## delta
// gioco
module gioco(
	i_ani_stb,														 
	i_clk,															 
	i_rst,															 
	i_animate,														 
	i_dx, 															 
	i_sx,																 
	i_start,															 
	o_x1_pal, o_x2_pal,											 
	o_y1_pal, o_y2_pal,
	o_x1_nav, o_x2_nav,											 
	o_y1_nav, o_y2_nav,
	bri1,bri2,bri3,bri4,bri5,bri6,bri7,bri8,bri9,bri10, 
	ok, ko,															 
	ff_life															 
);
Size: ~77 flip-flops, about 100 I/O pins, about 14,000 µm² of cells after synthesis.
make LEC_CHECK=0 ABC_AREA=0 CAP_MARGIN=20 CORE_ASPECT_RATIO=0.5 CORE_MARGIN=2 CORE_UTILIZATION=72 CTS_CLUSTER_DIAMETER=366 CTS_CLUSTER_SIZE=99 GPL_ROUTABILITY_DRIVEN=0 PLACE_DENSITY=0.42 SLEW_MARGIN=20 TNS_END_PERCENT=10 finish   # period 13.0 ns
run.sh (not shown) runs the stock make flow with config.mk's settings and CLKGATE_MAP_FILE=.
delta: it failed with a tool error in detailed placement, so there are no final results.
For epsilon, these inputs were changed with respect to delta:
- clearing ABC_AREA, which used to be 0
- swapping 72 for 58 in CORE_UTILIZATION
- clearing CTS_CLUSTER_SIZE, which used to be 99
- clearing GPL_ROUTABILITY_DRIVEN, which used to be 0
- clearing CTS_CLUSTER_DIAMETER, which used to be 366
- clearing TNS_END_PERCENT, which used to be 10
- clearing PLACE_DENSITY, which used to be 0.42
- clearing CORE_ASPECT_RATIO, which used to be 0.5
- swapping 13.0 for 14.8 in the clock period (ns, I/O delays scaled along)
### Flow results
epsilon had finished all stages when the layout checks came back failing, citing negative setup slack. Delta (epsilon minus delta): die boundary width fell 21%, number of nets at floorplan stayed essentially flat, mux contribution to synthesized area shows no meaningful change. epsilon against delta: area of the chip saw an increase; number of standard-cell rows in the floorplan saw an increase; effective utilization at floorplan saw a decrease.


Setup of run 1:
Starting RTL as in the previous note.
clock: 13.0 ns
lec_check: 0
cap_margin: 20
core_margin: 2
core_utilization: 72
cts_cluster_diameter: 366
place_density: 0.42
slew_margin: 20
tns_end_percent: 10
Run 1 did not make it past 4_1_cts, where a tool error ended it.
### run 1 -> run 4
- CTS_CLUSTER_SIZE now 96, previously not set
- TNS_END_PERCENT no longer set, was 10
- PLACE_DENSITY no longer set, was 0.42
- CTS_CLUSTER_DIAMETER now 398, was 366
- the clock period (ns, I/O delays scaled along) now 11.9, was 13.0
--- outcome ---
- Seen in the log of run 4: DPL-0033 during 3_5_place_dp, after which the run never completed.
- Stage in which a tool error killed run 1: 4_1_cts.
- Basic-gate share of the synthesized area counting and, or, nand and nor cells: run 1 vs run 4, no meaningful difference
- Re number of enable-type register cells in the synthesized netlist: no difference whatsoever between run 1 and run 4.
- [compare] base=run 1 new=run 4: area after synthesis held steady; post-synthesis cell count saw little to no change; adder-cell area share of the yosys netlist has remained practically unchanged; post-synth area from yosys stat held; die size stayed essentially flat.
- As far as count of state elements after synthesis goes, run 1 and run 4 are indistinguishable; the numbers are identical.
- Routability-driven placement congestion ratio: run 4 < run 1


Setup of P:
gioco again, from the RTL that the note above started with.
## gioco
module gioco(
	i_ani_stb,														 
	i_clk,															 
	i_rst,															 
	i_animate,														 
	i_dx, 															 
	i_sx,																 
	i_start,															 
	o_x1_pal, o_x2_pal,											 
	o_y1_pal, o_y2_pal,
	o_x1_nav, o_x2_nav,											 
	o_y1_nav, o_y2_nav,
	bri1,bri2,bri3,bri4,bri5,bri6,bri7,bri8,bri9,bri10, 
	ok, ko,															 
	ff_life															 
);
Settings: LEC_CHECK=0, CAP_MARGIN=20, CORE_MARGIN=2, CORE_UTILIZATION=71, CTS_CLUSTER_DIAMETER=205, CTS_CLUSTER_SIZE=40, SLEW_MARGIN=20; clock period 16.9 ns.
Stage in which a tool error killed P: global routing.
Here is what was changed in the inputs of Q compared with P.
- CTS_CLUSTER_DIAMETER removed (was 205)
- CORE_UTILIZATION changed from 71 to 68
- CTS_CLUSTER_SIZE changed from 40 to 35
- the clock period (ns, I/O delays scaled along) changed from 16.9 to 16.2
### Flow results
Summary of the comparison: number of setup buffers added after CTS is lower in Q, relative to P. Q reports a higher floorplan row count than P does. Compare P and Q | total placed cells including tap cells lower: P. [flow] Q | stages: complete | final checks: fail | reason: setup timing. The floorplan die area reported for Q is greater than that of P by 4.3%. Of the two candidates, P has the better core outline area and Q the worse one. Between P and Q, the flow reports chip height increasing by a few percent.
> inputs changed (Q -> R)
- swapping 68 for 32 in CORE_UTILIZATION
- clearing CTS_CLUSTER_SIZE, which used to be 35
- swapping 16.2 for 21.6 in the clock period (ns, I/O delays scaled along)
Notes after the runs:
R: PASS, flow complete, no timing, DRC or antenna violations
When R is set beside Q, its power density over cell area turns out to be about 27% smaller.
Looking at peak supply drop across both flows, R is the stronger of the two, with Q trailing.
Switching fraction of total power: R vs Q up 2.5 points
The die used by R is larger than the one used by Q.
Area: R vs Q -> R smaller
[inputs] S vs R
- a change of CORE_UTILIZATION from 32 to 68
- an added CTS_CLUSTER_SIZE of 36
- a change of the clock period (ns, I/O delays scaled along) from 21.6 to 16.2
--- outcome ---
S ended up with a lower die area than R did.
S finished all stages; however, its layout fails the closing checks, the failures being setup timing.
The estimated power of S ends up higher than the estimate for R.
S: share of the core filled with cells higher than R


gioco again, from the RTL that the note above started with.
Design gioco, start of the top module:
module gioco(
	i_ani_stb,														 
	i_clk,															 
	i_rst,															 
	i_animate,														 
	i_dx, 															 
	i_sx,																 
	i_start,															 
	o_x1_pal, o_x2_pal,											 
	o_y1_pal, o_y2_pal,
	o_x1_nav, o_x2_nav,											 
	o_y1_nav, o_y2_nav,
	bri1,bri2,bri3,bri4,bri5,bri6,bri7,bri8,bri9,bri10, 
	ok, ko,															 
	ff_life															 
);
export LEC_CHECK = 0
export CAP_MARGIN = 35
export CORE_MARGIN = 2
export CORE_UTILIZATION = 50
export CTS_CLUSTER_DIAMETER = 168
export CTS_CLUSTER_SIZE = 100
export MIN_ROUTING_LAYER = met1
export PLACE_DENSITY_LB_ADDON = 0.1
export SETUP_SLACK_MARGIN = 4.36
export SLEW_MARGIN = 20
create_clock -name core_clock -period 15.2 [get_ports {i_clk}]
The starting point finished but failed the layout checks on setup timing.
Edit:
==> flow/config.mk (replaced) <==
export PLATFORM = sky130hd
export DESIGN_NAME = gioco
export DESIGN_NICKNAME = gioco
export VERILOG_FILES = /design/flow/design.v
export SDC_FILE = /design/flow/constraint.sdc
export NUM_CORES = 4
export LEC_CHECK = 0
export CAP_MARGIN = 20
export CELL_PAD_IN_SITES_DETAIL_PLACEMENT = 2
export CORE_MARGIN = 2
export CORE_UTILIZATION = 62
export CTS_CLUSTER_SIZE = 21
export HOLD_SLACK_MARGIN = 0.26
export MAX_ROUTING_LAYER = met4
export MIN_ROUTING_LAYER = met2
export PLACE_DENSITY_LB_ADDON = 0.1
export SETUP_SLACK_MARGIN = 1.92
export SLEW_MARGIN = 30
The changed run aborted during detailed placement. Die area is lower by 19%. Area after synthesis is unchanged. Synthesized cell count is unchanged.
Edit:
==> flow/config.mk (replaced) <==
export PLATFORM = sky130hd
export DESIGN_NAME = gioco
export DESIGN_NICKNAME = gioco
export VERILOG_FILES = /design/flow/design.v
export SDC_FILE = /design/flow/constraint.sdc
export NUM_CORES = 4
export LEC_CHECK = 0
export CAP_MARGIN = 35
export CORE_MARGIN = 2
export CORE_UTILIZATION = 50
export CTS_CLUSTER_SIZE = 21
export MIN_ROUTING_LAYER = met1
export PLACE_DENSITY_LB_ADDON = 0.1
export SLEW_MARGIN = 20
=> With this change the flow finished with setup timing left; area after synthesis stays the same; synthesized cell count does not change; die area is higher by a quarter to a third.
Edit:
--- a/flow/config.mk
+++ b/flow/config.mk
@@ -6,7 +6,9 @@
 export NUM_CORES = 4
 export LEC_CHECK = 0
+export ABC_AREA = 1
 export CAP_MARGIN = 35
 export CORE_MARGIN = 2
-export CORE_UTILIZATION = 50
+export CORE_UTILIZATION = 58
+export CTS_CLUSTER_DIAMETER = 49
 export CTS_CLUSTER_SIZE = 21
 export MIN_ROUTING_LAYER = met1
The changed run produced a layout that fails on setup timing.
Total power increases by 12%.
Sequential share of layout area goes down by 0.50 points.
Utilization is higher by 9.9 points.
Cell count rose by 23%.
Edit:
--- a/flow/config.mk
+++ b/flow/config.mk
@@ -9,6 +9,6 @@
 export CAP_MARGIN = 35
 export CORE_MARGIN = 2
-export CORE_UTILIZATION = 58
-export CTS_CLUSTER_DIAMETER = 49
+export CORE_UTILIZATION = 28
+export CTS_CLUSTER_DIAMETER = 238
 export CTS_CLUSTER_SIZE = 21
 export MIN_ROUTING_LAYER = met1
The new run finished with setup timing left. Global-route usage is lower by 16 points. Synthesized cell count does not change. Non-clock buffer count is higher by 113.
Power and IR drop assume default switching activity.
